run D:
// ex2_1
module ex2_1 (
	      input 		 clk, rst, validi,
	      input [31:0] 	 data_in,
	      output logic 	 valido, 
	      output logic [31:0] data_out
	      );
   enum 			 {S0, S1, S2} state, next;
   logic [31:0]  		 a1, a2, a3;
   logic [31:0]			 counter;
   always_ff @(posedge clk or posedge rst) begin
      if (rst) begin
	 data_out <= 32'b0;
	 valido <= 1'b0;
	 state = S0;
	 counter = 0;
	 a1 = 0;
	 a2 = 0;
	 a3 = 0;
      end
      else begin
	 case (state)
	   S0: begin
	      if (validi) 
		  	begin
		  		a1 = data_in;
		  		a2 += data_in;
		  		a3 *= data_in;
		  		data_out <= a2;
		 		if(counter > 2 && (counter % 3 == 0)) 
					begin
	 	 				valido <= 1'b1;
		 			end
		 		next = S1;
		 		counter += 1;
		  	end
		  else 
		  	begin
		 		next = S0;
		 		counter = 0;
				valido <= 1'b0;
	      	end
	   end
	   S1: begin
	      if (validi) 
		  	begin
		 		a1 *= data_in;
		 		a2 = data_in;
		 		a3 += data_in;
		 		data_out <= a3;
		 		if(counter > 2 && (counter % 3 == 1)) 
					begin
	 	 				valido <= 1'b1;
		 			end
		 		next = S2;
		 		counter += 1;
			end	      
		  else 
		  	begin
				next = S0;
				counter = 0;
				valido <= 1'b0;
		  	end
	   end
	   S2: begin
	      if (validi) 
		  	begin
		 		a1 += data_in;
		 		a2 *= data_in;
		 		a3 = data_in;
		 		data_out <= a1;
		 		if(counter % 3 == 2) 
					begin
		 				valido <= 1'b1;
		  			end
	      		next = S0;
		  		counter += 1;
			end
		  else 
		  	begin
				next = S0;
		 		counter = 0;
				valido <= 1'b0;
			end
	   end
	 endcase
	 state = next;
      end
   end
endmodule
Size: ~0.060 mm^2 of cells after synthesis.
clock: 5.48 ns
lec_check: 0
abc_area: 0
cap_margin: 20
core_margin: 2
core_utilization: 72
cts_cluster_diameter: 374
cts_cluster_size: 100
place_density: 0.43
setup_slack_margin: -0.54
slew_margin: 20
tns_end_percent: 15
run.sh (not shown) runs the stock make flow with config.mk's settings and CLKGATE_MAP_FILE=.
No crash in run D: every stage finished, but the layout fails its final checks due to negative setup slack.
Changes in run R relative to run D:
# run D
export LEC_CHECK = 0
export ABC_AREA = 0
export CAP_MARGIN = 20
export CORE_MARGIN = 2
export CORE_UTILIZATION = 72
export CTS_CLUSTER_DIAMETER = 374
export CTS_CLUSTER_SIZE = 100
export PLACE_DENSITY = 0.43
export SETUP_SLACK_MARGIN = -0.54
export SLEW_MARGIN = 20
export TNS_END_PERCENT = 15
create_clock -name core_clock -period 5.48 [get_ports {clk}]
# run R
export LEC_CHECK = 0
export CAP_MARGIN = 20
export CORE_MARGIN = 2
export CORE_UTILIZATION = 55
export CTS_CLUSTER_DIAMETER = 394
export CTS_CLUSTER_SIZE = 100
export SLEW_MARGIN = 20
export TNS_END_PERCENT = 40
create_clock -name core_clock -period 10.0 [get_ports {clk}]
==> comparison <==
- Run R completed every stage of the flow, and the final layout passed the timing, design-rule and antenna checks.
- Worst hold margin: run D vs run R, no meaningful difference
- Diff run D -> run R | met3 track demand over resource | decrease of 8.8 points
- | worst setup slack | run R vs run D | better |
- Relative to run D, run R degrades headroom to the max-slew limit.
- Compared with run D, in run R global-route met2 utilization went down; number of buffers inserted by post-CTS setup repair went down; inserted tap cell count increased by 334 relative to the old numbers; cell count of the worst hold path +1.

========
Starting RTL as in the previous note.
clock: 7.17 ns
lec_check: 0
abc_area: 1
cap_margin: 20
cell_pad_in_sites_global_placement: 0
core_margin: 2
core_utilization: 36
cts_cluster_diameter: 237
cts_cluster_size: 100
gpl_timing_driven: 0
min_routing_layer: met1
place_density_lb_addon: 0.3
slew_margin: 0
tns_end_percent: 85
The first run finished but fails on setup timing.
Then changed:
- ABC_AREA: 1 -> 0
- CORE_UTILIZATION: 36 -> 58
- GPL_TIMING_DRIVEN: 0 -> 1
- HOLD_SLACK_MARGIN: default -> 0.3
- SLEW_MARGIN: 0 -> 20
After rerunning: The changed run finished but fails on setup timing; die area is lower by 37%; non-clock buffer count went up by 251; final area goes up by 1.1%; maximum frequency went up by 0.37%; wire length drops by 32%; utilization increases by 26 points; worst hold slack improves by 0.0088 ns; first-iteration DRC count came out lower by 23%; area after synthesis came out higher by 0.67%.
Then changed:
- ABC_AREA: 0 -> 1
- CORE_UTILIZATION: 58 -> 17
- GPL_TIMING_DRIVEN: 1 -> 0
The new run reached the layout checks and failed them: setup timing.
Hold slack gains 0.0065 ns.
Cell count goes up by 40%.
Core utilization decreases by 48 points.
Die size went up to 3.4 times its value.
Worst setup slack gains 0.15 ns.
Critical path depth rises by 8.
Fmax goes up by 1.7%.
Global-route usage falls by 22 points.
Then changed:
- ABC_AREA: 1 -> default
- CELL_PAD_IN_SITES_GLOBAL_PLACEMENT: 0 -> default
- CORE_UTILIZATION: 17 -> 40
- CTS_CLUSTER_DIAMETER: 237 -> default
- CTS_CLUSTER_SIZE: 100 -> default
- GPL_TIMING_DRIVEN: 0 -> default
- HOLD_SLACK_MARGIN: 0.3 -> default
- MIN_ROUTING_LAYER: met1 -> default
- PLACE_DENSITY_LB_ADDON: 0.3 -> default
- TNS_END_PERCENT: 85 -> default
- clock period: 7.17 -> 9.8 ns (I/O delays scaled with it)
- The new run completed with no timing, DRC or antenna violations
- routed wire length decreases by 35%
- setup slack is better by 1.9 ns
- core utilization increases by 23 points
- clock-buffer cell count decreases by 1
- worst hold slack stays flat
- critical path depth decreases by 13
- sequential share of layout area increases by 0.69 points
- die size decreases by 57%
